`flow/config.mk`:
```
export PLATFORM = sky130hd
export DESIGN_NAME = apb_fifo
export DESIGN_NICKNAME = apb_fifo
export VERILOG_FILES = /design/flow/design.v
export SDC_FILE = /design/flow/constraint.sdc
export NUM_CORES = 4
export LEC_CHECK = 0
export ABC_AREA = 1
export CAP_MARGIN = 25
export CORE_ASPECT_RATIO = 1.11
export CORE_MARGIN = 2
export CORE_UTILIZATION = 72
export CTS_CLUSTER_SIZE = 35
export GPL_TIMING_DRIVEN = 1
export PLACE_DENSITY_LB_ADDON = 0.08
export SETUP_SLACK_MARGIN = -0.15
export SLEW_MARGIN = 35
```
`flow/constraint.sdc`:
```
create_clock -name core_clock -period 2.04 [get_ports {clk}]
set_input_delay 0.4080 -clock core_clock [delete_from_list [all_inputs] [get_ports {clk}]]
set_output_delay 0.4080 -clock core_clock [all_outputs]
set_load 0.01 [all_outputs]
```
`flow/design.v`:
```
module apb_fifo (
    input  wire                   clk,         
    input  wire                   rst,         
    input  wire                   psel,        
    input  wire [3:0]            paddr,       
    input  wire [31:0]            pwdata,      
    input  wire                   penable,     
    input  wire                   pwrite,      
    output reg  [31:0]            prdata,      
    output reg                    pready       
);
parameter DEPTH = 16;   
parameter idle = 0, check_op = 1, write_data = 2, read_data =3,send_ready = 4;
reg [2:0] state;
reg [3:0] addr ;
 reg [31:0] wdata,rdata;
  reg [31:0] mem [0:15];
reg [3:0] wr_ptr;    
reg [3:0] rd_ptr;    
reg [4:0] count;     
reg [1:0] cwait;
always @(posedge clk or negedge rst) begin
    if (rst == 0) begin
        for(int i = 0; i<16;i++)
        begin
        mem[i] <= 0;
        end
        wr_ptr <= 0;
        rd_ptr <= 0;
        count <= 0;
        pready <= 0;
        state   <= idle;
        pready <= 0;
        prdata <= 0;
        addr   <= 0;
        wdata  <= 0;
        rdata  <= 0;
        cwait  <= 0;
    end else begin
        case(state)
        idle:
        begin
            wr_ptr <= 0;
            rd_ptr <= 0;
            count <= 0;
            pready <= 0;
            prdata <= 0;
            addr   <= 0;
            wdata  <= 0;
            rdata  <= 0;
            cwait  <= 0;
            state <= check_op;
        end
        check_op:
        begin
         if (penable && psel && pwrite && count != 15)
         begin 
            state   <= write_data;
            addr    <= paddr;
            wdata   <= pwdata;
         end
         else if (penable && psel && !pwrite && count != 0)
         begin
            state  <= read_data;
            addr   <= paddr;
         end
         else 
            state  <= check_op;
        end
        write_data:
        begin
            mem[addr] <= wdata;
            if(cwait < 2)
            begin
              state <= write_data;
              cwait <= cwait + 1;
            end
            else
            begin
               cwait <= 0;
               pready <= 1'b1;
               state <= send_ready;
               wr_ptr <= wr_ptr + 1;
               count  <= count  + 1;
            end
        end
        read_data : begin
            rdata <= mem[addr];
            if(cwait < 2)
            begin
              state <= read_data;
              cwait <= cwait + 1;
            end
            else
            begin
               cwait <= 0;
               state <= send_ready;
               pready <= 1'b1;
               prdata <= rdata;
               rd_ptr <= rd_ptr + 1;
               count  <= count  - 1;
            end
        end
        send_ready: begin
           state  <= check_op;
           pready <= 1'b0;    
         end
     endcase
     end
   end  
endmodule
```
`flow/run.sh`:
```
#!/bin/bash
# the make line also repeats each setting of config.mk as NAME=value (left out here)
make -C /OpenROAD-flow-scripts/flow DESIGN_CONFIG=/design/flow/config.mk WORK_HOME=/design/flow/orfs CLKGATE_MAP_FILE= finish
```
==> out/qor.txt, run 1 <==
final WL: 80.77 mm
critical path's largest stage delay: 0.50 ns
TritonCTS clock tree: yes
Max-area cell share: 0.5752
total tool warning count: 26
CP arrival: 2.59 ns
clk root buf: clkbuf_16
cell count of the worst reg-to-reg path: 11
Pins Over Slew Limit: 0
Via density: 6.385
final setup margin: -0.03614 ns
Cell Rows: 74
clock share of power: 0.249
dpl ws: 0.05065 ns
skew final: 0.03169 ns
initial DRC count: 2,978
Max clock buf depth: 3
Flop pwr share: 0.429
vias: 24,560
most frequent CP cell: nand2_1
mux frac, synth: 0
final non-filler cell total: 3,847
DR WL/cell: 21.00 um
Synth Area in Adders: 0.002120
H-tree Lvls: 2
GRT met3 Usage: 0.1068
Pwr Density: 1444 mW/mm^2
max frequency: 481.7 MHz
synth unique cells: 25
Die Area: 0.03928 sq mm
cell family with most CP delay: simple AND/OR/NAND/NOR gates
floorplan net count: 3,328
crit path DRT: 2.56 ns
largest net degree at the start of global routing: 89
Worst Hold Class: in -> async
fin crit share: 1.018
drt pass-1 iters: 9
met1 Usage GRT: 0.5462
crit-path max FO: 13
vias in the first global route: 24,630
Top logic family: simple AND/OR/NAND/NOR gates
slowest stage cell, crit path: dfrtp_1
Seq power: 19.2 mW
DR DRC count: 0
area leader, netlist: dfrtp_1
critical path type: reg -> reg
CP Buf/Inv Count: 3
Core Util at FP: 0.7330
yosys stat chip area: 0.02715 sq mm
GRT busiest layer: met2
first-pass GRT wire length: 129.2 mm
GPL Wtd Cong: 0.9025
core area: 0.03704 sq mm
Pwr top: sequential cells
Post-Synthesis Cells: 3,283
Synth Seq Share: 0.5761
Post-synth area hogs: dfrtp_1 58%, nand2_1 16%, o21ai_0 12%
startpoint types: flop
Crit. End Element: flop
clk sinks: 625
aoi share: 0.1230
Yosys reg bits: 625
internal power: 27.38 mW
sw frac: 0.3891
xor+xnor area frac: 0.0009678
all-layer global routing usage: 0.4216
Final Power: 44.82 mW
Latency at later pin: 0.63 ns
final HPWL from detailed placement: 48.51 mm
M2 GR Usage: 0.6557
Setup-failing EPs final: 9
overflow left after global routing: 0
most instantiated library cell after synthesis: nand2_1
critical path cell sequence: inv_1 > nand2_1 > nor2_4 > buf_12 > nand2_1 > nand2_1 > nor2_1 > nand2_1 > o21ai_0 > buf_4 > nand2_1
I/O pins: 74
Final ANT Viol Nets: 0
Post-Synth Simple-Gate Area: 0.2450
total stage count of the critical path: 11
Psw: 17.44 mW
final-stage net count: 3,351
initial antenna violation count: 2
async set-reset flop share out of synthesis: 1.000
top cells by count: 1,128 x nand2_1, 646 x o21ai_0, 624 x dfrtp_1
combinational share of power: 0.323
synthesized area per cell: 8.269 sq um
worst flop-to-flop path startpoint: addr[3]
fin util: 0.8379
final hold vios: 0
R2R Setup Slk: -0.04 ns
worst vdd ir: 0.9375 mV
Die Width: 188.3 um
Rel. slew slack: 0.5104
Setup crit end: rdata[13]
Lkg Pwr: 15.50 nW
cts bufs inserted: 59
Post-synth EDFFs: 0
yosys warning tally: 2
placed insts: 3,738
worst slew pin tran: 0.7336 ns
IO buf count: 73
mapped cell area: 0.02715 sq mm
max cap viols: 0
Comb. pwr: 14.5 mW
Commonest flop: dfrtp_1
Clk. pwr: 11.1 mW
layout check faults: setup timing
clk slew on worst S/H paths: 0.06 ns
Area growth syn-to-layout: 14.31%
Final Critical Period: 2.076 ns
crit path from: addr[3]
end of the worst register-to-register path: rdata[13]
die height: 208.6 um
ys cells: 3,283
status: finished with violations
==> layout make-up <==
type | count | area [sq um]
sequential | 625 | 15640
inverter | 110 | 412.9
clock inverter | 13 | 193.9
clock buffer | 94 | 1758
timing repair buffer | 205 | 2230
fill | 2180 | 6003
tap | 494 | 618.1
multi-input combinational | 2305 | 10170
antenna | 1 | 2.502
==> per-layer routing <==
layer	vias to the layer above	part of all wire	routed length, um
li1	10710	-	-
met4	2	0.056	4531
met2	1682	0.46	37310
met3	401	0.13	10320
met5	-	0.00099	80
met1	11770	0.35	28520
==> through the flow <==
step / setup TNS, ns / hold slack, ns / instance area (sq um)
after global routing: -3.925 / 0.2198 / 31030
after global placement: 0 / 0.2534 / 29070
after detailed placement: 0 / 0.2558 / 29070
final: -0.1469 / 0.2083 / 31030
after CTS: 0 / 0.1985 / 31030
after floorplan: 0 / 0.1124 / 27150
==> what timing repair did <==
item / 4_1_cts / 5_1_grt
endpoints found under the hold margin: 223 / 0
gates resized: 0 / 1
setup endpoints to repair: 0 / 1
setup buffers: 0 / 0
hold buffers: 1 / 0
==> run 2: changes to the inputs <==
ABC_AREA = default   (was 1)
CAP_MARGIN = 20   (was 25)
CORE_ASPECT_RATIO = default   (was 1.11)
CTS_CLUSTER_SIZE = 15   (was 35)
GPL_TIMING_DRIVEN = default   (was 1)
HOLD_SLACK_MARGIN = 0.29   (was default)
PLACE_DENSITY_LB_ADDON = 0.26   (was 0.08)
SETUP_SLACK_MARGIN = default   (was -0.15)
SLEW_MARGIN = 20   (was 35)
clock period = 1.89 ns   (was 2.04 ns; I/O delays follow)
==> run 2 against run 1 <==
Net effect: still fails the layout checks on setup timing; combinational power is 61% higher; non-clock buffer count up 96; area after synthesis increased by 2.5%; first-iteration DRC count rose by 28%; global-route usage rose by 1.3 points; largest power group unchanged.
==> out/qor.txt, run 2 <==
Area growth syn-to-layout: 23.77% (was 14.31%)
status: finished with violations (unchanged)
final hold vios: 0 (unchanged)
I/O pins: 74 (unchanged)
first-pass GRT wire length: 131.6 mm (was 129.2 mm)
Pwr top: sequential cells (unchanged)
yosys warning tally: 2 (unchanged)
Post-Synthesis Cells: 2,086 (was 3,283)
Pins Over Slew Limit: 0 (unchanged)
clock share of power: 0.221 (was 0.249)
synthesized area per cell: 13.34 sq um (was 8.269 sq um)
Psw: 23.44 mW (was 17.44 mW)
clk root buf: clkbuf_16 (unchanged)
core area: 0.03838 sq mm (was 0.03704 sq mm)
dpl ws: -0.2178 ns (was 0.05065 ns)
worst vdd ir: 1.610 mV (was 0.9375 mV)
hold path start: pwdata[30]
WHS Endpoint: wdata[30]
Lkg Pwr: 15.94 nW (was 15.50 nW)
critical path cell sequence: buf_4 > buf_4 > nor2_4 > buf_4 > nand2_2 > buf_6 > o21ai_0 > a2bb2oi_1 (was inv_1 > nand2_1 > nor2_4 > buf_12 > nand2_1 > nand2_1 > nor2_1 > nand2_1 > o21ai_0 > buf_4 > nand2_1)
drt pass-1 iters: 19 (was 9)
cts bufs inserted: 59 (unchanged)
fin crit share: 1.343 (was 1.018)
Post-Synth Simple-Gate Area: 0.03697 (was 0.2450)
Yosys reg bits: 625 (unchanged)
Commonest flop: dfrtp_1 (unchanged)
mapped cell area: 0.02782 sq mm (was 0.02715 sq mm)
final-stage net count: 2,311 (was 3,351)
CP arrival: 3.05 ns (was 2.59 ns)
Setup crit end: rdata[18] (was rdata[13])
ys cells: 2,086 (was 3,283)
TritonCTS clock tree: yes (unchanged)
Die Area: 0.04022 sq mm (was 0.03928 sq mm)
sw frac: 0.3868 (was 0.3891)
end of the worst register-to-register path: rdata[18] (was rdata[13])
Die Width: 200.6 um (was 188.3 um)
Final Power: 60.60 mW (was 44.82 mW)
vias: 22,740 (was 24,560)
area leader, netlist: dfrtp_1 (unchanged)
xor+xnor area frac: 0.0003148 (was 0.0009678)
cell count of the worst reg-to-reg path: 8 (was 11)
total tool warning count: 28 (was 26)
Max-area cell share: 0.5613 (was 0.5752)
most instantiated library cell after synthesis: dfrtp_1 (was nand2_1)
Clk. pwr: 13.4 mW (was 11.1 mW)
Flop pwr share: 0.395 (was 0.429)
Via density: 8.015 (was 6.385)
clk slew on worst S/H paths: 0.07 ns (was 0.06 ns)
worst flop-to-flop path startpoint: addr[2] (was addr[3])
H-tree Lvls: 2 (unchanged)
overflow left after global routing: 0 (unchanged)
R2R Setup Slk: -0.65 ns (was -0.04 ns)
Top logic family: multiplexers (was simple AND/OR/NAND/NOR gates)
Synth Seq Share: 0.5623 (was 0.5761)
worst slew pin tran: 0.8474 ns (was 0.7336 ns)
internal power: 37.16 mW (was 27.38 mW)
die height: 200.6 um (was 208.6 um)
max frequency: 394.1 MHz (was 481.7 MHz)
Final ANT Viol Nets: 0 (unchanged)
Synth Area in Adders: 0.002069 (was 0.002120)
clk sinks: 625 (unchanged)
floorplan net count: 2,131 (was 3,328)
Pwr Density: 1760 mW/mm^2 (was 1444 mW/mm^2)
Rel. slew slack: 0.4291 (was 0.5104)
Final Critical Period: 2.537 ns (was 2.076 ns)
unrepaired setup endpoints after global routing: yes
Cell Rows: 72 (was 74)
Post-synth area hogs: dfrtp_1 56%, mux2_2 18%, a22oi_1 3.5% (was dfrtp_1 58%, nand2_1 16%, o21ai_0 12%)
Worst Hold Class: in -> reg (was in -> async)
CP Buf/Inv Count: 4 (was 3)
async set-reset flop share out of synthesis: 1.000 (unchanged)
most frequent CP cell: buf_4 (was nand2_1)
placed inst area: 0.03018 sq mm (was 0.02907 sq mm)
cell family with most CP delay: AND-OR/OR-AND gates (was simple AND/OR/NAND/NOR gates)
Comb. pwr: 23.3 mW (was 14.5 mW)
max cap viols: 0 (unchanged)
crit path DRT: 2.40 ns (was 2.56 ns)
all-layer global routing usage: 0.4344 (was 0.4216)
layout check faults: setup timing (unchanged)
crit path from: addr[2] (was addr[3])
Crit. End Element: flop (unchanged)
Core Util at FP: 0.7249 (was 0.7330)
crit-path max FO: 14 (was 13)
IO buf count: 73 (unchanged)
startpoint types: flop (unchanged)
DR WL/cell: 39.25 um (was 21.00 um)
DR DRC count: 0 (unchanged)
total stage count of the critical path: 8 (was 11)
largest net degree at the start of global routing: 95 (was 89)
Latency at later pin: 0.68 ns (was 0.63 ns)
synth unique cells: 63 (was 25)
Post-Layout Inst Area: 0.03443 sq mm (was 0.03103 sq mm)
final setup margin: -0.6473 ns (was -0.03614 ns)
Max clock buf depth: 3 (unchanged)
GPL Wtd Cong: 0.8623 (was 0.9025)
skew final: 0.02193 ns (was 0.03169 ns)
Post-synth EDFFs: 0 (unchanged)
aoi share: 0.1212 (was 0.1230)
slowest stage cell, crit path: o21ai_0 (was dfrtp_1)
vias in the first global route: 21,680 (was 24,630)
critical path type: reg -> reg (unchanged)
final HPWL from detailed placement: 48.37 mm (was 48.51 mm)
critical path's largest stage delay: 0.69 ns (was 0.50 ns)
initial antenna violation count: 9 (was 2)
combinational share of power: 0.385 (was 0.323)
yosys stat chip area: 0.02782 sq mm (was 0.02715 sq mm)
Seq power: 23.9 mW (was 19.2 mW)
Hold Path Depth: 2
top cells by count: 624 x dfrtp_1, 449 x mux2_2, 130 x a22oi_1 (was 1,128 x nand2_1, 646 x o21ai_0, 624 x dfrtp_1)
mux frac, synth: 0.2409 (was 0)
final WL: 111.4 mm (was 80.77 mm)
Setup-failing EPs final: 380 (was 9)
initial DRC count: 3,810 (was 2,978)
## run 2: metal layers
layer | GRT usage | vias up | part of all wire
li1 | - | 8033 | -
met1 | 0.5427 | 11080 | 0.31
met2 | 0.6713 | 2517 | 0.42
met3 | 0.1099 | 1093 | 0.16
met4 | 0.3053 | 12 | 0.11
met5 | 0 | - | 0.00068
## run 2: repair_timing
item                                    CTS  global route
gates resized                            73           215
hold buffers                              2             1
gates cloned                              5            27
endpoints found under the hold margin   625            17
pin swaps                                 6            22
buffers inserted                         14            32
endpoints found under the setup margin  260           381
## run 2: per-stage QoR
| step | cells | TNS [ns] | util | hold slack (ns) |
|---|---|---|---|---|
| after floorplan | 2086 | 0 | - | 0.08241 |
| after global placement | 2643 | -2.177 | 0.7863 | 0.2502 |
| after detailed placement | 2643 | -4.138 | 0.7863 | 0.2493 |
| after CTS | 2773 | -0.7078 | 0.8502 | 0.2976 |
| after global routing | 2832 | -25.96 | 0.8968 | 0.3329 |
| final | 2837 | -28.45 | 0.8971 | 0.3247 |
## run 2: cell type report
type                            instances  area (sq um)
Inverter                               12         45.04
Multi-Input combinational cell       1267         12040
Timing Repair Buffer                  301          3919
Sequential cell                       625         15650
Clock inverter                         24         361.6
Fill cell                            1223          3948
Clock buffer                           85          1754
Tap cell                              518         648.1
Antenna cell                            5         12.51
==> run 3: changes to the inputs <==
CTS_CLUSTER_DIAMETER = 380   (was default)
HOLD_SLACK_MARGIN = default   (was 0.29)
PLACE_DENSITY = 0.37   (was default)
PLACE_DENSITY_LB_ADDON = default   (was 0.26)
==> run 3 against run 2 <==
Net effect: still fails the layout checks on setup timing; critical path depth decreased by 1; die size unchanged; area after synthesis unchanged; largest cell class unchanged; largest power group unchanged.
==> out/qor.txt, run 3 <==
R2R Setup Slk: -0.15 ns (was -0.65 ns)
Clk. pwr: 9.10 mW (was 13.4 mW)
first-pass GRT wire length: 121.6 mm (was 131.6 mm)
fin util: 0.8760 (was 0.8971)
area leader, netlist: dfrtp_1 (unchanged)
Yosys reg bits: 625 (unchanged)
sw frac: 0.3686 (was 0.3868)
Post-synth EDFFs: 0 (unchanged)
Post-synth area hogs: dfrtp_1 56%, mux2_2 18%, a22oi_1 3.5% (unchanged)
Lkg Pwr: 15.63 nW (was 15.94 nW)
Area growth syn-to-layout: 20.85% (was 23.77%)
critical path's largest stage delay: 0.50 ns (was 0.69 ns)
async set-reset flop share out of synthesis: 1.000 (unchanged)
cts bufs inserted: 47 (was 59)
Top Layer Used: met5 (unchanged)
top cells by count: 624 x dfrtp_1, 449 x mux2_2, 130 x a22oi_1 (unchanged)
largest net degree at the start of global routing: 106 (was 95)
Post-Synth Simple-Gate Area: 0.03697 (unchanged)
end of the worst register-to-register path: rdata[25] (was rdata[18])
internal power: 34.31 mW (was 37.16 mW)
clock share of power: 0.167 (was 0.221)
I/O pins: 74 (unchanged)
critical path type: reg -> reg (unchanged)
Comb. pwr: 22.2 mW (was 23.3 mW)
yosys warning tally: 2 (unchanged)
Via density: 7.187 (was 8.015)
worst vdd ir: 1.235 mV (was 1.610 mV)
Latency at later pin: 0.61 ns (was 0.68 ns)
all-layer global routing usage: 0.3995 (was 0.4344)
Flop pwr share: 0.424 (was 0.395)
vias: 20,090 (was 22,740)
Antenna diodes: 0 (was 5)
cell family with most CP delay: AND-OR/OR-AND gates (unchanged)
worst flop-to-flop path startpoint: addr[1] (was addr[2])
Core Util at FP: 0.7249 (unchanged)
mapped cell area: 0.02782 sq mm (unchanged)
Commonest flop: dfrtp_1 (unchanged)
Pwr Density: 1616 mW/mm^2 (was 1760 mW/mm^2)
initial DRC count: 2,123 (was 3,810)
Pins Over Slew Limit: 0 (unchanged)
synth unique cells: 63 (unchanged)
most instantiated library cell after synthesis: dfrtp_1 (unchanged)
fin crit share: 1.079 (was 1.343)
Die Area: 0.04022 sq mm (unchanged)
max frequency: 490.6 MHz (was 394.1 MHz)
floorplan net count: 2,131 (unchanged)
IO buf count: 73 (unchanged)
clk slew on worst S/H paths: 0.07 ns (about the same)
initial antenna violation count: 1 (was 9)
Post-Layout Inst Area: 0.03362 sq mm (was 0.03443 sq mm)
DR DRC count: 0 (unchanged)
CP Buf/Inv Count: 2 (was 4)
placed inst area: 0.03025 sq mm (was 0.03018 sq mm)
Post-Synthesis Cells: 2,086 (unchanged)
Psw: 20.03 mW (was 23.44 mW)
Final Power: 54.33 mW (was 60.60 mW)
ys cells: 2,086 (unchanged)
die height: 200.6 um (unchanged)
Final ANT Viol Nets: 0 (unchanged)
Met1 Wirelength: 32.50 mm (was 34.84 mm)
drt pass-1 iters: 5 (was 19)
synthesized area per cell: 13.34 sq um (unchanged)
critical path cell sequence: buf_8 > buf_6 > nor2b_1 > a22oi_1 > o22ai_1 > nor4_2 > a21oi_1 (was buf_4 > buf_4 > nor2_4 > buf_4 > nand2_2 > buf_6 > o21ai_0 > a2bb2oi_1)
Max clock buf depth: 3 (unchanged)
Rel. slew slack: 0.5147 (was 0.4291)
clk sinks: 625 (unchanged)
crit path DRT: 2.35 ns (was 2.40 ns)
overflow left after global routing: 0 (unchanged)
xor+xnor area frac: 0.0003148 (unchanged)
clk root buf: clkbuf_16 (unchanged)
Top logic family: multiplexers (unchanged)
status: finished with violations (unchanged)
wire length on met3: 9.413 mm (was 18.10 mm)
crit-path max FO: 15 (was 14)
H-tree Lvls: 2 (unchanged)
unrepaired setup endpoints after global routing: yes (unchanged)
Seq power: 23.0 mW (was 23.9 mW)
Max-area cell share: 0.5613 (unchanged)
max cap viols: 0 (unchanged)
aoi share: 0.1212 (unchanged)
final WL: 88.71 mm (was 111.4 mm)
core area: 0.03838 sq mm (unchanged)
Pwr top: sequential cells (unchanged)
Worst Hold Class: in -> async (was in -> reg)
layout check faults: setup timing (unchanged)
Synth Seq Share: 0.5623 (unchanged)
TritonCTS clock tree: yes (unchanged)
GPL Wtd Cong: 0.8307 (was 0.8623)
worst slew pin tran: 0.7279 ns (was 0.8474 ns)
skew final: 0.02165 ns (was 0.02193 ns)
final-stage net count: 2,314 (was 2,311)
Cell Rows: 72 (unchanged)
Setup crit end: rdata[25] (was rdata[18])
met2 WL post-DR: 41.10 mm (was 46.40 mm)
Die Width: 200.6 um (unchanged)
Setup-failing EPs final: 228 (was 380)
slowest stage cell, crit path: dfrtp_4 (was o21ai_0)
combinational share of power: 0.408 (was 0.385)
CP arrival: 2.50 ns (was 3.05 ns)
final HPWL from detailed placement: 47.02 mm (was 48.37 mm)
vias in the first global route: 20,370 (was 21,680)
mux frac, synth: 0.2409 (unchanged)
Crit. End Element: flop (unchanged)
Synth Area in Adders: 0.002069 (unchanged)
yosys stat chip area: 0.02782 sq mm (unchanged)
startpoint types: flop (unchanged)
final hold vios: 0 (unchanged)
Final Critical Period: 2.038 ns (was 2.537 ns)
total stage count of the critical path: 7 (was 8)
cell count of the worst reg-to-reg path: 7 (was 8)
DR WL/cell: 31.74 um (was 39.25 um)
crit path from: addr[1] (was addr[2])
final setup margin: -0.1484 ns (was -0.6473 ns)
total tool warning count: 32 (was 28)
[run 3: routing by layer]
metal,track usage,up-vias
li1,-,8022
met1,0.5344,10400
met2,0.6365,1278
met3,0.07808,384
met4,0.1952,2
met5,0,-
[run 3: repair_timing]
action	in CTS	in global routing
gates cloned	10	18
hold buffers	1	0
resized	71	190
buffers inserted	28	33
pin swaps	18	65
setup endpoints to repair	477	340
endpoints found under the hold margin	118	0
[run 3: area by class of cell]
cell class / instances / area (sq um)
inverter: 12 / 45.04
clock buffer: 55 / 1206
multi-input combinational: 1266 / 12000
fill: 1699 / 4758
sequential: 625 / 15650
clock inverter: 2 / 16.27
tap: 518 / 648.1
timing repair buffer: 317 / 4055
[run 3: stage by stage]
step | TNS (ns) | worst slack [ns] | cells | hold slack (ns)
global route | -12.85 | -0.1889 | 2795 | 0.2753
finish | -9.666 | -0.1484 | 2795 | 0.2500
floorplan | 0 | 0.1578 | 2086 | 0.08241
CTS | -0.3999 | -0.02944 | 2749 | 0.2466
detailed placement | -33.22 | -0.3146 | 2653 | 0.2673
global placement | -41.83 | -0.5237 | 2652 | 0.2662
==> run 4: changes to the inputs <==
ABC_AREA = 1   (was default)
CELL_PAD_IN_SITES_GLOBAL_PLACEMENT = 2   (was default)
CORE_UTILIZATION = 40   (was 72)
CTS_CLUSTER_DIAMETER = default   (was 380)
CTS_CLUSTER_SIZE = default   (was 15)
HOLD_SLACK_MARGIN = 0.07   (was default)
MIN_ROUTING_LAYER = met1   (was default)
PLACE_DENSITY = default   (was 0.37)
PLACE_DENSITY_LB_ADDON = 0.26   (was default)
SETUP_SLACK_MARGIN = 1.29   (was default)
TNS_END_PERCENT = 25   (was default)
clock period = 5.0 ns   (was 1.89 ns; I/O delays follow)
==> run 4 against run 3 <==
Net effect: the run now finishes clean; design area down 8.1%; sequential share of layout area up 4.1 points; worst hold slack better by 0.20 ns; register-to-register slack better by 2.0 ns; largest power group unchanged; final cell count increased by 49%; critical path type unchanged; fmax is 35% lower; via count increased by 11%; largest cell class unchanged; first-iteration DRC count fell by 7.2%.
==> out/qor.txt, run 4 <==
Core Util at FP: 0.4042 (was 0.7249)
cell family with most CP delay: simple AND/OR/NAND/NOR gates (was AND-OR/OR-AND gates)
aoi share: 0.1230 (was 0.1212)
Post-synth EDFFs: 0 (unchanged)
Max-area cell share: 0.5752 (was 0.5613)
IO buf count: 73 (unchanged)
overflow left after global routing: 0 (unchanged)
mux frac, synth: 0 (was 0.2409)
largest net degree at the start of global routing: 113 (was 106)
Top logic family: simple AND/OR/NAND/NOR gates (was multiplexers)
Post-Synthesis Cells: 3,283 (was 2,086)
final non-filler cell total: 4,161 (was 2,795)
internal power: 11.35 mW (was 34.31 mW)
final setup TNS: 0 ns (was -9.666 ns)
Post-Synth Simple-Gate Area: 0.2450 (was 0.03697)
crit path from: addr[3] (was addr[1])
critical path type: reg -> reg (unchanged)
clk slew on worst S/H paths: 0.06 ns (was 0.07 ns)
DR DRC count: 0 (unchanged)
startpoint types: flop (unchanged)
Synth Seq Share: 0.5761 (was 0.5623)
Clk. pwr: 5.33 mW (was 9.10 mW)
cell count of the worst reg-to-reg path: 6 (was 7)
max frequency: 317.3 MHz (was 490.6 MHz)
first-pass GRT wire length: 134.3 mm (was 121.6 mm)
Psw: 7.147 mW (was 20.03 mW)
Die Area: 0.06997 sq mm (was 0.04022 sq mm)
Die Width: 264.5 um (was 200.6 um)
Comb area: 0.01020 sq mm (was 0.01200 sq mm)
Cell Rows: 95 (was 72)
Final ANT Viol Nets: 0 (unchanged)
fin util: 0.4602 (was 0.8760)
clk sinks: 625 (unchanged)
Final Power: 18.50 mW (was 54.33 mW)
I/O pins: 74 (unchanged)
Pins Over Slew Limit: 0 (unchanged)
critical path's largest stage delay: 0.69 ns (was 0.50 ns)
GPL Wtd Cong: 0.7738 (was 0.8307)
crit path DRT: 5.46 ns (was 2.35 ns)
Via density: 5.344 (was 7.187)
Synth Area in Adders: 0.002120 (was 0.002069)
vias in the first global route: 21,390 (was 20,370)
Setup crit end: mem[3][30] (was rdata[25])
yosys stat chip area: 0.02715 sq mm (was 0.02782 sq mm)
placed insts: 4,037 (was 2,653)
total tool warning count: 30 (was 32)
CP arrival: 3.61 ns (was 2.50 ns)
skew final: 0.02021 ns (was 0.02165 ns)
fin crit share: 0.6303 (was 1.079)
Post-synth area hogs: dfrtp_1 58%, nand2_1 16%, o21ai_0 12% (was dfrtp_1 56%, mux2_2 18%, a22oi_1 3.5%)
Flop pwr share: 0.420 (was 0.424)
TritonCTS clock tree: yes (unchanged)
floorplan net count: 3,328 (was 2,131)
Commonest flop: dfrtp_1 (unchanged)
cts hold-fix bufs: 0 (was 1)
xor+xnor area frac: 0.0009678 (was 0.0003148)
all-layer global routing usage: 0.2526 (was 0.3995)
combinational share of power: 0.291 (was 0.408)
Antenna diodes: 0 (unchanged)
cts bufs inserted: 71 (was 47)
Area growth syn-to-layout: 13.84% (was 20.85%)
Lkg Pwr: 15.22 nW (was 15.63 nW)
area leader, netlist: dfrtp_1 (unchanged)
end of the worst register-to-register path: mem[3][30] (was rdata[25])
register area: 0.01564 sq mm (was 0.01565 sq mm)
H-tree Lvls: 3 (was 2)
synth unique cells: 25 (was 63)
critical path cell sequence: nor2_4 > buf_4 > nand3_2 > buf_4 > nand2_1 > o21ai_0 (was buf_8 > buf_6 > nor2b_1 > a22oi_1 > o22ai_1 > nor4_2 > a21oi_1)
final HPWL from detailed placement: 48.65 mm (was 47.02 mm)
final hold vios: 0 (unchanged)
Latency at later pin: 0.61 ns (about the same)
max cap viols: 0 (unchanged)
sw frac: 0.3864 (was 0.3686)
unrepaired setup endpoints after global routing: no (was yes)
worst vdd ir: 0.4348 mV (was 1.235 mV)
Setup Buffers After CTS: 0 (was 28)
drt pass-1 iters: 7 (was 5)
Pwr top: sequential cells (unchanged)
DR WL/cell: 20.84 um (was 31.74 um)
Max clock buf depth: 3 (unchanged)
Filler Cell Count: 6,573 (was 1,699)
clock share of power: 0.288 (was 0.167)
Worst Hold Class: in -> async (unchanged)
synthesized area per cell: 8.269 sq um (was 13.34 sq um)
Crit. End Element: flop (unchanged)
Rel. slew slack: 0.2435 (was 0.5147)
Comb. pwr: 5.39 mW (was 22.2 mW)
initial antenna violation count: 0 (was 1)
mapped cell area: 0.02715 sq mm (was 0.02782 sq mm)
Seq power: 7.78 mW (was 23.0 mW)
worst flop-to-flop path startpoint: addr[3] (was addr[1])
Pwr Density: 598.5 mW/mm^2 (was 1616 mW/mm^2)
slowest stage cell, crit path: nor2_4 (was dfrtp_4)
initial DRC count: 1,970 (was 2,123)
Yosys reg bits: 625 (unchanged)
most frequent CP cell: buf_4
async set-reset flop share out of synthesis: 1.000 (unchanged)
core area: 0.06716 sq mm (was 0.03838 sq mm)
final WL: 86.70 mm (was 88.71 mm)
status: complete, no violations (was finished with violations)
clk root buf: clkbuf_16 (unchanged)
Final Critical Period: 3.152 ns (was 2.038 ns)
total stage count of the critical path: 6 (was 7)
ys cells: 3,283 (was 2,086)
final-stage net count: 3,282 (was 2,314)
post-CTS resize count: 0 (was 71)
Setup-failing EPs final: 0 (was 228)
R2R Setup Slk: 1.85 ns (was -0.15 ns)
yosys warning tally: 2 (unchanged)
most instantiated library cell after synthesis: nand2_1 (was dfrtp_1)
die height: 264.5 um (was 200.6 um)
crit-path max FO: 29 (was 15)
vias: 22,240 (was 20,090)
worst slew pin tran: 1.134 ns (was 0.7279 ns)
CP Buf/Inv Count: 2 (unchanged)
top cells by count: 1,128 x nand2_1, 646 x o21ai_0, 624 x dfrtp_1 (was 624 x dfrtp_1, 449 x mux2_2, 130 x a22oi_1)
==> run 4: cell type report <==
| cell class | instances | area share |
|---|---|---|
| sequential | 625 | 0.5062 |
| multi-input combinational | 2305 | 0.3300 |
| clock buffer | 112 | 0.07137 |
| timing repair buffer | 124 | 0.03822 |
| tap | 873 | 0.03534 |
| inverter | 110 | 0.01336 |
| clock inverter | 12 | 0.005546 |
==> run 4: through the flow <==
stage | hold slack, ns | worst slack, ns | instance area, sq um
6_report | 0.4547 | 1.848 | 30910
5_1_grt | 0.4995 | 1.634 | 30910
4_1_cts | 0.4821 | 1.853 | 30910
3_5_place_dp | 0.4586 | 1.697 | 28530
3_3_place_gp | 0.4535 | 1.720 | 28530
2_1_floorplan | 0.4301 | 3.028 | 27150
==> run 4: layer usage <==
metal	track usage	up-vias	part of all wire
li1	-	10550	-
met1	0.3624	10930	0.47
met2	0.3975	644	0.45
met3	0.04199	113	0.059
met4	0.06818	0	0.021
met5	0	-	0
==> run 5: changes to the inputs <==
ABC_AREA = 0   (was 1)
CAP_MARGIN = 25   (was 20)
CELL_PAD_IN_SITES_GLOBAL_PLACEMENT = default   (was 2)
CORE_ASPECT_RATIO = 1.11   (was default)
CORE_UTILIZATION = 58   (was 40)
CTS_CLUSTER_SIZE = 35   (was default)
GPL_TIMING_DRIVEN = 1   (was default)
HOLD_SLACK_MARGIN = default   (was 0.07)
MIN_ROUTING_LAYER = default   (was met1)
PLACE_DENSITY_LB_ADDON = 0.08   (was 0.26)
SETUP_SLACK_MARGIN = 0.42   (was 1.29)
SLEW_MARGIN = 35   (was 20)
TNS_END_PERCENT = default   (was 25)
clock period = 1.9 ns   (was 5.0 ns; I/O delays follow)
==> run 5 against run 4 <==
Net effect: the layout now fails its checks (setup timing); die size fell by 29%; worst hold slack got worse by 0.18 ns; routed wire length rose by 5.4%; design area rose by 19%; synthesized cell count fell by 36%; via count fell by 11%; critical path depth rose by 2; utilization rose by 32 points; critical path type unchanged; non-clock buffer count rose by 243; final cell count fell by 27%; largest cell class unchanged; global-route usage rose by 7.7 points; sequential power rose to 3.0 times the previous value; highest routed layer is now met5.
==> out/qor.txt, run 5 <==
overflow left after global routing: 0 (unchanged)
Die Area: 0.04973 sq mm (was 0.06997 sq mm)
aoi share: 0.1212 (was 0.1230)
mux frac, synth: 0.2409 (was 0)
critical path cell sequence: buf_12 > buf_6 > nor3_4 > buf_4 > buf_8 > a22oi_1 > o211ai_1 > a2bb2oi_1 (was nor2_4 > buf_4 > nand3_2 > buf_4 > nand2_1 > o21ai_0)
Post-Synth Simple-Gate Area: 0.03697 (was 0.2450)
Pins Over Slew Limit: 0 (unchanged)
area leader, netlist: dfrtp_1 (unchanged)
top cells by count: 624 x dfrtp_1, 449 x mux2_2, 130 x a22oi_1 (was 1,128 x nand2_1, 646 x o21ai_0, 624 x dfrtp_1)
CP arrival: 2.51 ns (was 3.61 ns)
Yosys reg bits: 625 (unchanged)
die height: 234.7 um (was 264.5 um)
Flop pwr share: 0.382 (was 0.420)
first-pass GRT wire length: 123.3 mm (was 134.3 mm)
ys cells: 2,086 (was 3,283)
Synth Seq Share: 0.5623 (was 0.5761)
Via density: 6.545 (was 5.344)
cell family with most CP delay: buffers and inverters (was simple AND/OR/NAND/NOR gates)
status: finished with violations (was complete, no violations)
WHS: 0.2702 ns (was 0.4547 ns)
total tool warning count: 29 (was 30)
Comb. pwr: 23.7 mW (was 5.39 mW)
Seq power: 23.0 mW (was 7.78 mW)
Core Util at FP: 0.5869 (was 0.4042)
cts bufs inserted: 67 (was 71)
clk slew on worst S/H paths: 0.07 ns (was 0.06 ns)
all-layer global routing usage: 0.3300 (was 0.2526)
yosys stat chip area: 0.02782 sq mm (was 0.02715 sq mm)
GPL Wtd Cong: 0.8110 (was 0.7738)
final setup margin: -0.09453 ns (was 1.848 ns)
Setup crit end: rdata[31] (was mem[3][30])
Post-synth area hogs: dfrtp_1 56%, mux2_2 18%, a22oi_1 3.5% (was dfrtp_1 58%, nand2_1 16%, o21ai_0 12%)
core area: 0.04740 sq mm (was 0.06716 sq mm)
Pwr Density: 1632 mW/mm^2 (was 598.5 mW/mm^2)
skew final: 0.01837 ns (was 0.02021 ns)
dpl ws: -0.2092 ns (was 1.697 ns)
final-stage net count: 2,383 (was 3,282)
Synth Area in Adders: 0.002069 (was 0.002120)
I/O pins: 74 (unchanged)
synthesized area per cell: 13.34 sq um (was 8.269 sq um)
initial DRC count: 1,783 (was 1,970)
max frequency: 501.4 MHz (was 317.3 MHz)
Clk. pwr: 13.5 mW (was 5.33 mW)
Pwr top: combinational logic (was sequential cells)
Area growth syn-to-layout: 32.59% (was 13.84%)
crit path DRT: 2.41 ns (was 5.46 ns)
Top logic family: multiplexers (was simple AND/OR/NAND/NOR gates)
CP Buf/Inv Count: 4 (was 2)
Latency at later pin: 0.61 ns (about the same)
most instantiated library cell after synthesis: dfrtp_1 (was nand2_1)
layout check faults: setup timing
Die Width: 211.9 um (was 264.5 um)
final WL: 91.37 mm (was 86.70 mm)
clock share of power: 0.224 (was 0.288)
end of the worst register-to-register path: rdata[31] (was mem[3][30])
IO buf count: 73 (unchanged)
Lkg Pwr: 16.94 nW (was 15.22 nW)
crit-path max FO: 8 (was 29)
final setup TNS: -1.090 ns (was 0 ns)
Antenna diodes: 0 (unchanged)
mapped cell area: 0.02782 sq mm (was 0.02715 sq mm)
drt pass-1 iters: 6 (was 7)
worst flop-to-flop path startpoint: addr[0] (was addr[3])
vias in the first global route: 19,880 (was 21,390)
Max clock buf depth: 3 (unchanged)
max cap viols: 0 (unchanged)
cell count of the worst reg-to-reg path: 8 (was 6)
worst slew pin tran: 0.9533 ns (was 1.134 ns)
worst vdd ir: 1.008 mV (was 0.4348 mV)
Post-synth EDFFs: 0 (unchanged)
largest net degree at the start of global routing: 82 (was 113)
Commonest flop: dfrtp_1 (unchanged)
fin crit share: 1.050 (was 0.6303)
Setup-failing EPs final: 84 (was 0)
DR DRC count: 0 (unchanged)
final hold vios: 0 (unchanged)
H-tree Lvls: 3 (unchanged)
Post-Synthesis Cells: 2,086 (was 3,283)
slowest stage cell, crit path: dfrtp_2 (was nor2_4)
Max-area cell share: 0.5613 (was 0.5752)
Final Critical Period: 1.995 ns (was 3.152 ns)
final HPWL from detailed placement: 48.75 mm (was 48.65 mm)
Psw: 20.56 mW (was 7.147 mW)
initial antenna violation count: 2 (was 0)
Final ANT Viol Nets: 0 (unchanged)
synth unique cells: 63 (was 25)
critical path type: reg -> reg (unchanged)
xor+xnor area frac: 0.0003148 (was 0.0009678)
clk sinks: 625 (unchanged)
Worst Hold Class: in -> async (unchanged)
combinational share of power: 0.393 (was 0.291)
total stage count of the critical path: 8 (was 6)
sw frac: 0.3416 (was 0.3864)
crit path from: addr[0] (was addr[3])
Cell Rows: 84 (was 95)
unrepaired setup endpoints after global routing: yes (was no)
floorplan net count: 2,131 (was 3,328)
internal power: 39.62 mW (was 11.35 mW)
Crit. End Element: flop (unchanged)
critical path's largest stage delay: 0.51 ns (was 0.69 ns)
R2R Setup Slk: -0.09 ns (was 1.85 ns)
startpoint types: flop (unchanged)
clk root buf: clkbuf_16 (unchanged)
Rel. slew slack: 0.3645 (was 0.2435)
DR WL/cell: 30.13 um (was 20.84 um)
TritonCTS clock tree: yes (unchanged)
async set-reset flop share out of synthesis: 1.000 (unchanged)
Final Power: 60.18 mW (was 18.50 mW)
vias: 19,850 (was 22,240)
yosys warning tally: 2 (unchanged)
[run 5: area by class of cell]
class	instances	area, sq um
multi-input combinational	1265	13080
fill	2658	10520
clock buffer	98	2061
timing repair buffer	367	5021
tap	645	807.0
sequential	625	15650
inverter	12	45.04
clock inverter	20	214.0
[run 5: per-stage QoR]
step / util / cells / instance area [sq um]
6_report: 0.7781 / 3032 / 36880
5_1_grt: 0.7781 / 3032 / 36880
4_1_cts: 0.7237 / 2939 / 34300
3_5_place_dp: 0.6623 / 2785 / 31400
3_3_place_gp: 0.6619 / 2784 / 31380
2_1_floorplan: - / 2086 / 28990
[run 5: per-layer routing]
layer / part of all wire / routed length, um / GRT usage
met1: 0.39 / 35770 / 0.4552
met4: 0.064 / 5824 / 0.1325
met5: 0.00016 / 15 / 0
met2: 0.46 / 42260 / 0.5204
met3: 0.082 / 7498 / 0.06001
[run 5: repair_timing]
action,4_1_cts,5_1_grt
pin swaps,22,82
setup endpoints to repair,621,647
setup buffers,27,65
hold endpoints to repair,30,0
hold buffers,1,0
gates resized,157,321
cloned,8,28
==> run 6: changes to the inputs <==
ABC_AREA = default   (was 0)
CAP_MARGIN = 5   (was 25)
CORE_ASPECT_RATIO = default   (was 1.11)
CORE_UTILIZATION = 72   (was 58)
CTS_CLUSTER_DIAMETER = 379   (was default)
CTS_CLUSTER_SIZE = 15   (was 35)
GPL_TIMING_DRIVEN = default   (was 1)
HOLD_SLACK_MARGIN = -0.06   (was default)
PLACE_DENSITY_LB_ADDON = default   (was 0.08)
SETUP_SLACK_MARGIN = default   (was 0.42)
SLEW_MARGIN = 20   (was 35)
clock period = 1.89 ns   (was 1.9 ns; I/O delays follow)
==> run 6 against run 5 <==
Net effect: count of clock-buffer cells in the layout fell by 43; critical endpoint is now rdata[25]; synthesized cell count did not move; clock power fell by 33%; still fails the layout checks on setup timing; first-iteration DRC count rose by 19%.
==> out/qor.txt, run 6 <==
final WL: 88.71 mm (was 91.37 mm)
unrepaired setup endpoints after global routing: yes (unchanged)
vias in the first global route: 20,370 (was 19,880)
Psw: 20.03 mW (was 20.56 mW)
cts bufs inserted: 47 (was 67)
max cap viols: 0 (unchanged)
Flop pwr share: 0.424 (was 0.382)
Yosys reg bits: 625 (unchanged)
initial DRC count: 2,123 (was 1,783)
critical path cell sequence: buf_8 > buf_6 > nor2b_1 > a22oi_1 > o22ai_1 > nor4_2 > a21oi_1 (was buf_12 > buf_6 > nor3_4 > buf_4 > buf_8 > a22oi_1 > o211ai_1 > a2bb2oi_1)
Post-synth EDFFs: 0 (unchanged)
floorplan net count: 2,131 (unchanged)
fin crit share: 1.079 (was 1.050)
synth unique cells: 63 (unchanged)
final-stage net count: 2,314 (was 2,383)
initial antenna violation count: 1 (was 2)
total stage count of the critical path: 7 (was 8)
Die Width: 200.6 um (was 211.9 um)
Post-synth area hogs: dfrtp_1 56%, mux2_2 18%, a22oi_1 3.5% (unchanged)
die height: 200.6 um (was 234.7 um)
I/O pins: 74 (unchanged)
yosys warning tally: 2 (unchanged)
Post-Synthesis Cells: 2,086 (unchanged)
crit path DRT: 2.35 ns (was 2.41 ns)
largest net degree at the start of global routing: 106 (was 82)
all-layer global routing usage: 0.3995 (was 0.3300)
first-pass GRT wire length: 121.6 mm (was 123.3 mm)
drt pass-1 iters: 5 (was 6)
DR DRC count: 0 (unchanged)
Die Area: 0.04022 sq mm (was 0.04973 sq mm)
yosys stat chip area: 0.02782 sq mm (unchanged)
IO buf count: 73 (unchanged)
Synth Area in Adders: 0.002069 (unchanged)
TritonCTS clock tree: yes (unchanged)
final hold vios: 0 (unchanged)
total tool warning count: 32 (was 29)
Seq power: 23.0 mW (about the same)
GPL Wtd Cong: 0.8307 (was 0.8110)
Comb. pwr: 22.2 mW (was 23.7 mW)
Latency at later pin: 0.61 ns (about the same)
most instantiated library cell after synthesis: dfrtp_1 (unchanged)
Crit. End Element: flop (unchanged)
Pwr Density: 1616 mW/mm^2 (was 1632 mW/mm^2)
Via density: 7.187 (was 6.545)
worst slew pin tran: 0.7279 ns (was 0.9533 ns)
synthesized area per cell: 13.34 sq um (unchanged)
Post-Synth Simple-Gate Area: 0.03697 (unchanged)
clk root buf: clkbuf_16 (unchanged)
clk slew on worst S/H paths: 0.07 ns (about the same)
max frequency: 490.6 MHz (was 501.4 MHz)
startpoint types: flop (unchanged)
final HPWL from detailed placement: 47.02 mm (was 48.75 mm)
overflow left after global routing: 0 (unchanged)
async set-reset flop share out of synthesis: 1.000 (unchanged)
Final Power: 54.33 mW (was 60.18 mW)
H-tree Lvls: 2 (was 3)
R2R Setup Slk: -0.15 ns (was -0.09 ns)
sw frac: 0.3686 (was 0.3416)
WHS: 0.2500 ns (was 0.2702 ns)
internal power: 34.31 mW (was 39.62 mW)
crit path from: addr[1] (was addr[0])
Antenna diodes: 0 (unchanged)
xor+xnor area frac: 0.0003148 (unchanged)
Setup-failing EPs final: 228 (was 84)
Top logic family: multiplexers (unchanged)
DR WL/cell: 31.74 um (was 30.13 um)
Lkg Pwr: 15.63 nW (was 16.94 nW)
Max clock buf depth: 3 (unchanged)
Area growth syn-to-layout: 20.85% (was 32.59%)
combinational share of power: 0.408 (was 0.393)
cell count of the worst reg-to-reg path: 7 (was 8)
vias: 20,090 (was 19,850)
CP Buf/Inv Count: 2 (was 4)
Pwr top: sequential cells (was combinational logic)
clk sinks: 625 (unchanged)
Max-area cell share: 0.5613 (unchanged)
cell family with most CP delay: AND-OR/OR-AND gates (was buffers and inverters)
end of the worst register-to-register path: rdata[25] (was rdata[31])
core area: 0.03838 sq mm (was 0.04740 sq mm)
Commonest flop: dfrtp_1 (unchanged)
Final ANT Viol Nets: 0 (unchanged)
crit-path max FO: 15 (was 8)
ys cells: 2,086 (unchanged)
final setup margin: -0.1484 ns (was -0.09453 ns)
Worst Hold Class: in -> async (unchanged)
status: finished with violations (unchanged)
critical path's largest stage delay: 0.50 ns (was 0.51 ns)
Final Critical Period: 2.038 ns (was 1.995 ns)
slowest stage cell, crit path: dfrtp_4 (was dfrtp_2)
critical path type: reg -> reg (unchanged)
aoi share: 0.1212 (unchanged)
Setup crit end: rdata[25] (was rdata[31])
Cell Rows: 72 (was 84)
worst vdd ir: 1.235 mV (was 1.008 mV)
area leader, netlist: dfrtp_1 (unchanged)
clock share of power: 0.167 (was 0.224)
top cells by count: 624 x dfrtp_1, 449 x mux2_2, 130 x a22oi_1 (unchanged)
Pins Over Slew Limit: 0 (unchanged)
Synth Seq Share: 0.5623 (unchanged)
Clk. pwr: 9.10 mW (was 13.5 mW)
mux frac, synth: 0.2409 (unchanged)
CP arrival: 2.50 ns (was 2.51 ns)
layout check faults: setup timing (unchanged)
Core Util at FP: 0.7249 (was 0.5869)
skew final: 0.02165 ns (was 0.01837 ns)
mapped cell area: 0.02782 sq mm (unchanged)
worst flop-to-flop path startpoint: addr[1] (was addr[0])
Rel. slew slack: 0.5147 (was 0.3645)
==> run 6: repair_timing <==
| item | CTS | global route |
|---|---|---|
| hold endpoints to repair | 44 | 0 |
| pin swaps | 18 | 65 |
| setup endpoints to repair | 477 | 340 |
| cloned | 10 | 18 |
| resized | 71 | 190 |
| hold buffers | 1 | 0 |
| setup buffers | 28 | 33 |
==> run 6: layer usage <==
layer / wire length [um] / track usage
met5: 11 / 0
met4: 5687 / 0.1952
met3: 9413 / 0.07808
met2: 41100 / 0.6365
met1: 32500 / 0.5344
==> run 6: layout make-up <==
| class | count | area, sq um |
|---|---|---|
| Clock buffer | 55 | 1206 |
| Clock inverter | 2 | 16.27 |
| Fill cell | 1699 | 4758 |
| Inverter | 12 | 45.04 |
| Multi-Input combinational cell | 1266 | 12000 |
| Sequential cell | 625 | 15650 |
| Tap cell | 518 | 648.1 |
| Timing Repair Buffer | 317 | 4055 |
==> run 6: metrics by stage <==
step | utilization | area [sq um] | setup slack (ns) | cells | setup TNS (ns)
after global placement | 0.7874 | 30220 | -0.5237 | 2652 | -41.83
final | 0.8760 | 33620 | -0.1484 | 2795 | -9.666
after global routing | 0.8760 | 33620 | -0.1889 | 2795 | -12.85
after detailed placement | 0.7881 | 30250 | -0.3146 | 2653 | -33.22
after floorplan | - | 27820 | 0.1578 | 2086 | 0
after CTS | 0.8401 | 32240 | -0.02944 | 2749 | -0.3999
==> run 7: changes to the inputs <==
ABC_AREA = 0   (was default)
CAP_MARGIN = 25   (was 5)
CORE_ASPECT_RATIO = 1.11   (was default)
CORE_UTILIZATION = 15   (was 72)
CTS_CLUSTER_DIAMETER = default   (was 379)
CTS_CLUSTER_SIZE = 98   (was 15)
GPL_TIMING_DRIVEN = 0   (was default)
HOLD_SLACK_MARGIN = 0.15   (was -0.06)
MAX_ROUTING_LAYER = met5   (was default)
MIN_ROUTING_LAYER = met2   (was default)
PLACE_DENSITY_LB_ADDON = 0.07   (was default)
SETUP_SLACK_MARGIN = 0.42   (was default)
SLEW_MARGIN = 30   (was 20)
TNS_END_PERCENT = 15   (was default)
clock period = 2.45 ns   (was 1.89 ns; I/O delays follow)
==> run 7 against run 6 <==
Net effect: now clean on timing, DRC and antenna; clock power is 44% higher; largest power group is now combinational logic; final cell count increased by 75%; area after synthesis did not move; count of clock-buffer cells in the layout up 66; sequential power fell by 26%; critical endpoint is now prdata[17]; die size increased to 4.7 times the previous value; critical path type is now reg -> out; critical path depth is 6 lower.
==> out/qor.txt, run 7 <==
Core Util at FP: 0.1510 (was 0.7249)
skew final: 0.03846 ns (was 0.02165 ns)
aoi share: 0.1212 (unchanged)
clk sinks: 625 (unchanged)
slowest stage cell, crit path: clkdlybuf4s50_1 (was dfrtp_4)
Synth Seq Share: 0.5623 (unchanged)
Crit. End Element: primary output (was flop)
Max-area cell share: 0.5613 (unchanged)
all-layer global routing usage: 0.2106 (was 0.3995)
CP Buf/Inv Count: 1 (was 2)
crit-path max FO: 2 (was 15)
unrepaired setup endpoints after global routing: yes (unchanged)
mapped cell area: 0.02782 sq mm (unchanged)
final hold vios: 0 (unchanged)
worst vdd ir: 0.5652 mV (was 1.235 mV)
Via density: 5.289 (was 7.187)
clock share of power: 0.263 (was 0.167)
cell family with most CP delay: buffers and inverters (was AND-OR/OR-AND gates)
Latency at later pin: 0.73 ns (was 0.61 ns)
Commonest flop: dfrtp_1 (unchanged)
clk root buf: clkbuf_16 (unchanged)
status: complete, no violations (was finished with violations)
initial DRC count: 2,972 (was 2,123)
Post-Synthesis Cells: 2,086 (unchanged)
first-pass GRT wire length: 179.5 mm (was 121.6 mm)
Yosys reg bits: 625 (unchanged)
Final ANT Viol Nets: 0 (unchanged)
Comb. pwr: 19.7 mW (was 22.2 mW)
H-tree Lvls: 3 (was 2)
internal power: 30.91 mW (was 34.31 mW)
DR DRC count: 0 (unchanged)
core area: 0.1842 sq mm (was 0.03838 sq mm)
xor+xnor area frac: 0.0003148 (unchanged)
Max clock buf depth: 3 (unchanged)
R2R Setup Slk: 0.31 ns (was -0.15 ns)
Final Critical Period: 2.143 ns
CP arrival: 1.65 ns (was 2.50 ns)
sw frac: 0.3805 (was 0.3686)
Pwr top: combinational logic (was sequential cells)
final HPWL from detailed placement: 83.68 mm (was 47.02 mm)
cts bufs inserted: 82 (was 47)
critical path type: reg -> out (was reg -> reg)
crit path from: prdata[17] (was addr[1])
die height: 457.7 um (was 200.6 um)
Lkg Pwr: 16.35 nW (was 15.63 nW)
Area growth syn-to-layout: 35.80% (was 20.85%)
overflow left after global routing: 0 (unchanged)
Setup crit end: prdata[17] (was rdata[25])
Psw: 18.98 mW (was 20.03 mW)
WHS: 0.2107 ns (was 0.2500 ns)
total stage count of the critical path: 1 (was 7)
Synth Area in Adders: 0.002069 (unchanged)
startpoint types: flop (unchanged)
Post-Synth Simple-Gate Area: 0.03697 (unchanged)
Flop pwr share: 0.342 (was 0.424)
Worst Hold Class: in -> async (unchanged)
synth unique cells: 63 (unchanged)
mux frac, synth: 0.2409 (unchanged)
Rel. slew slack: 0.4754 (was 0.5147)
floorplan net count: 2,131 (unchanged)
Die Width: 412.7 um (was 200.6 um)
max cap viols: 0 (unchanged)
total tool warning count: 28 (was 32)
Cell Rows: 166 (was 72)
GPL Wtd Cong: 0.7693 (was 0.8307)
ys cells: 2,086 (unchanged)
I/O pins: 74 (unchanged)
critical path cell sequence: clkdlybuf4s50_1 (was buf_8 > buf_6 > nor2b_1 > a22oi_1 > o22ai_1 > nor4_2 > a21oi_1)
yosys stat chip area: 0.02782 sq mm (unchanged)
Setup-failing EPs final: 0 (was 228)
placed inst area: 0.03195 sq mm (was 0.03025 sq mm)
area leader, netlist: dfrtp_1 (unchanged)
Die Area: 0.1889 sq mm (was 0.04022 sq mm)
crit path DRT: 1.96 ns (was 2.35 ns)
max frequency: 466.6 MHz
Seq power: 17.1 mW (was 23.0 mW)
final WL: 136.3 mm (was 88.71 mm)
Clk. pwr: 13.1 mW (was 9.10 mW)
Pins Over Slew Limit: 0 (unchanged)
IO buf count: 73 (unchanged)
cell count of the worst reg-to-reg path: 5 (was 7)
async set-reset flop share out of synthesis: 1.000 (unchanged)
critical path's largest stage delay: 0.56 ns (was 0.50 ns)
initial antenna violation count: 0 (was 1)
yosys warning tally: 2 (unchanged)
final setup TNS: 0 ns (was -9.666 ns)
Post-synth area hogs: dfrtp_1 56%, mux2_2 18%, a22oi_1 3.5% (unchanged)
end of the worst register-to-register path: mem[11][6] (was rdata[25])
final-stage net count: 2,420 (was 2,314)
largest net degree at the start of global routing: 77 (was 106)
Pwr Density: 1321 mW/mm^2 (was 1616 mW/mm^2)
DR WL/cell: 27.93 um (was 31.74 um)
vias: 25,810 (was 20,090)
top cells by count: 624 x dfrtp_1, 449 x mux2_2, 130 x a22oi_1 (unchanged)
worst flop-to-flop path startpoint: addr[2] (was addr[1])
Post-Layout Inst Area: 0.03778 sq mm (was 0.03362 sq mm)
most instantiated library cell after synthesis: dfrtp_1 (unchanged)
drt pass-1 iters: 8 (was 5)
Post-synth EDFFs: 0 (unchanged)
clk slew on worst S/H paths: 0.06 ns (was 0.07 ns)
vias in the first global route: 30,460 (was 20,370)
fin crit share: 0.8749 (was 1.079)
TritonCTS clock tree: yes (unchanged)
worst slew pin tran: 0.7869 ns (was 0.7279 ns)
Top logic family: multiplexers (unchanged)
combinational share of power: 0.395 (was 0.408)
synthesized area per cell: 13.34 sq um (unchanged)
-- run 7: layer usage --
layer	share of wire	track usage	up-vias	routed length, um
li1	-	-	8202	-
met1	0	-	9014	0
met2	0.53	0.2530	8050	71680
met3	0.42	0.2822	508	56980
met4	0.045	0.03470	36	6179
met5	0.011	0.05713	-	1453
-- run 7: final cells by class --
class                           count  area, sq um
Buffer                            183         2058
Inverter                           12        45.04
Fill cell                       19550       146500
Clock inverter                     25        369.1
Tap cell                         2436         3048
Sequential cell                   625        15650
Clock buffer                      121         2441
Timing Repair Buffer              206         2610
Antenna cell                        7        17.52
Multi-Input combinational cell   1265        11540
-- run 7: timing repair --
action,4_1_cts,5_1_grt
setup buffers,58,37
pin swaps,24,35
hold buffers,9,0
cloned,2,15
resized,257,152
hold endpoints to repair,157,0
setup endpoints to repair,635,561
-- run 7: per-stage QoR --
step           setup WS, ns  power, mW  cells  utilization
5_1_grt              0.2364      52.58   4873       0.2050
3_3_place_gp         -30.26      32.56   4595       0.1715
4_1_cts              0.1481      48.03   4821       0.1981
2_1_floorplan        0.7178      25.46   2086            -
6_report             0.3066      49.90   4880       0.2051
3_5_place_dp        -0.8256      32.86   4607       0.1734
==> run 8: changes to the inputs <==
CTS_CLUSTER_SIZE = 35   (was 98)
MAX_ROUTING_LAYER = met4   (was met5)
MIN_ROUTING_LAYER = default   (was met2)
PLACE_DENSITY_LB_ADDON = 0.08   (was 0.07)
SLEW_MARGIN = 35   (was 30)
TNS_END_PERCENT = 60   (was 15)
clock period = 3.12 ns   (was 2.45 ns; I/O delays follow)
==> run 8 against run 7 <==
Net effect: design area decreased by 8.3%; still clean on timing, DRC and antenna; global-route usage decreased by 7.5 points; die size unchanged; via count decreased by 28%; sequential power decreased by 22%; count of clock-buffer cells in the layout decreased by 1; largest power group is now sequential cells; worst hold slack improved by 0.26 ns; highest routed layer is now met4; first-iteration DRC count decreased by 71%.
==> out/qor.txt, run 8 <==
first-pass GRT wire length: 171.9 mm (was 179.5 mm)
Setup-failing EPs final: 0 (unchanged)
Final Critical Period: 2.654 ns
yosys warning tally: 2 (unchanged)
die height: 457.7 um (unchanged)
Final Power: 34.72 mW (was 49.90 mW)
Pwr Density: 1002 mW/mm^2 (was 1321 mW/mm^2)
startpoint types: flop (unchanged)
critical path cell sequence: buf_6 > nor2b_1 > buf_2 > nand2_2 > nor2_2 > buf_4 > mux2_2 (was clkdlybuf4s50_1)
WHS Endpoint: pready
async set-reset flop share out of synthesis: 1.000 (unchanged)
xor+xnor area frac: 0.0003148 (unchanged)
IO buf count: 73 (unchanged)
unrepaired setup endpoints after global routing: yes (unchanged)
CP arrival: 3.23 ns (was 1.65 ns)
mapped cell area: 0.02782 sq mm (unchanged)
Post-synth area hogs: dfrtp_1 56%, mux2_2 18%, a22oi_1 3.5% (unchanged)
register area: 0.01564 sq mm (was 0.01565 sq mm)
initial DRC count: 859 (was 2,972)
CP Buf/Inv Count: 3 (was 1)
Comb area: 0.01121 sq mm (was 0.01154 sq mm)
worst flop-to-flop path startpoint: addr[0] (was addr[2])
total stage count of the critical path: 7 (was 1)
mux frac, synth: 0.2409 (unchanged)
Latency at later pin: 0.69 ns (was 0.73 ns)
Seq power: 13.3 mW (was 17.1 mW)
slowest stage cell, crit path: nor2_2 (was clkdlybuf4s50_1)
critical path's largest stage delay: 0.46 ns (was 0.56 ns)
Commonest flop: dfrtp_1 (unchanged)
Crit. End Element: flop (was primary output)
synthesized area per cell: 13.34 sq um (unchanged)
Yosys reg bits: 625 (unchanged)
final non-filler cell total: 4,755 (was 4,880)
largest net degree at the start of global routing: 108 (was 77)
Max clock buf depth: 3 (unchanged)
Via density: 3.894 (was 5.289)
Max-area cell share: 0.5613 (unchanged)
cell count of the worst reg-to-reg path: 7 (was 5)
R2R Setup Slk: 0.47 ns (was 0.31 ns)
yosys stat chip area: 0.02782 sq mm (unchanged)
Die Width: 412.7 um (unchanged)
Post-synth EDFFs: 0 (unchanged)
final WL: 124.8 mm (was 136.3 mm)
worst vdd ir: 0.4079 mV (was 0.5652 mV)
Cell Rows: 166 (unchanged)
top cells by count: 624 x dfrtp_1, 449 x mux2_2, 130 x a22oi_1 (unchanged)
cell family with most CP delay: buffers and inverters (unchanged)
vias in the first global route: 20,220 (was 30,460)
placed insts: 4,607 (unchanged)
total tool warning count: 35 (was 28)
Post-Synthesis Cells: 2,086 (unchanged)
Final ANT Viol Nets: 0 (unchanged)
aoi share: 0.1212 (unchanged)
most instantiated library cell after synthesis: dfrtp_1 (unchanged)
crit-path max FO: 10 (was 2)
Post-Synth Simple-Gate Area: 0.03697 (unchanged)
I/O pins: 74 (unchanged)
DR WL/cell: 26.25 um (was 27.93 um)
area leader, netlist: dfrtp_1 (unchanged)
synth unique cells: 63 (unchanged)
Synth Area in Adders: 0.002069 (unchanged)
critical path type: reg -> reg (was reg -> out)
TritonCTS clock tree: yes (unchanged)
Psw: 13.07 mW (was 18.98 mW)
Hold Path Depth: 1
final hold vios: 0 (unchanged)
skew final: 0.03257 ns (was 0.03846 ns)
Core Util at FP: 0.1510 (unchanged)
GPL Wtd Cong: 0.7387 (was 0.7693)
combinational share of power: 0.345 (was 0.395)
final HPWL from detailed placement: 82.14 mm (was 83.68 mm)
final-stage net count: 2,305 (was 2,420)
Lkg Pwr: 15.02 nW (was 16.35 nW)
clk slew on worst S/H paths: 0.06 ns (about the same)
max frequency: 376.8 MHz
core area: 0.1842 sq mm (unchanged)
hold path start: state[1]
Pwr top: sequential cells (was combinational logic)
Comb. pwr: 12.0 mW (was 19.7 mW)
overflow left after global routing: 0 (unchanged)
Top logic family: multiplexers (unchanged)
fin crit share: 0.8506 (was 0.8749)
initial antenna violation count: 7 (was 0)
worst slew pin tran: 0.8911 ns (was 0.7869 ns)
Die Area: 0.1889 sq mm (unchanged)
internal power: 21.65 mW (was 30.91 mW)
floorplan net count: 2,131 (unchanged)
Clk. pwr: 9.47 mW (was 13.1 mW)
Flop pwr share: 0.383 (was 0.342)
Rel. slew slack: 0.4059 (was 0.4754)
Pins Over Slew Limit: 0 (unchanged)
vias: 18,520 (was 25,810)
end of the worst register-to-register path: mem[9][5] (was mem[11][6])
H-tree Lvls: 3 (unchanged)
clk root buf: clkbuf_16 (unchanged)
DR DRC count: 0 (unchanged)
Area growth syn-to-layout: 24.55% (was 35.80%)
crit path DRT: 3.69 ns (was 1.96 ns)
Setup crit end: mem[9][5] (was prdata[17])
ys cells: 2,086 (unchanged)
Synth Seq Share: 0.5623 (unchanged)
status: complete, no violations (unchanged)
all-layer global routing usage: 0.1359 (was 0.2106)
drt pass-1 iters: 4 (was 8)
max cap viols: 0 (unchanged)
cts bufs inserted: 82 (unchanged)
clk sinks: 625 (unchanged)
crit path from: addr[0] (was prdata[17])
Worst Hold Class: reg -> reg (was in -> async)
Filler Cell Count: 19,810 (was 19,550)
clock share of power: 0.273 (was 0.263)
sw frac: 0.3765 (was 0.3805)
run 8: through the flow:
step | instance area [sq um] | TNS, ns | worst slack, ns | hold slack (ns) | util
after floorplan | 27820 | 0 | 1.351 | 0.3284 | -
after global placement | 31600 | - | -29.53 | 0.4596 | 0.1715
after detailed placement | 31930 | -1.882 | -0.1044 | 0.4612 | 0.1733
after CTS | 34610 | 0 | 0.3948 | 0.4676 | 0.1878
after global routing | 34640 | 0 | 0.3278 | 0.4952 | 0.1880
final | 34650 | 0 | 0.4662 | 0.4680 | 0.1881
run 8: what timing repair did:
action,4_1_cts,5_1_grt
setup buffers,2,0
resized,12,6
hold buffers,2,0
pin swaps,1,0
setup endpoints to repair,114,214
gates cloned,0,1
hold endpoints to repair,56,0
run 8: final cells by class:
type / instances / share of cell area
clock buffers: 120 / 0.06915
multi-input cells: 1265 / 0.3237
repair buffers: 90 / 0.03095
well taps: 2436 / 0.08797
inverters: 12 / 0.001300
plain buffers: 184 / 0.02958
diodes: 2 / 0.0001444
flip-flops and latches: 625 / 0.4514
clock inverters: 21 / 0.005814
run 8: layer usage:
metal	up-vias	routed length (um)	global-route usage	part of all wire
met5	-	0	-	0
met4	0	3131	0.04031	0.025
met3	148	3319	0.01573	0.027
met2	319	62420	0.2291	0.50
met1	9997	55930	0.1699	0.45
li1	8054	-	-	-
Power is estimated from default activity; no workload was simulated.
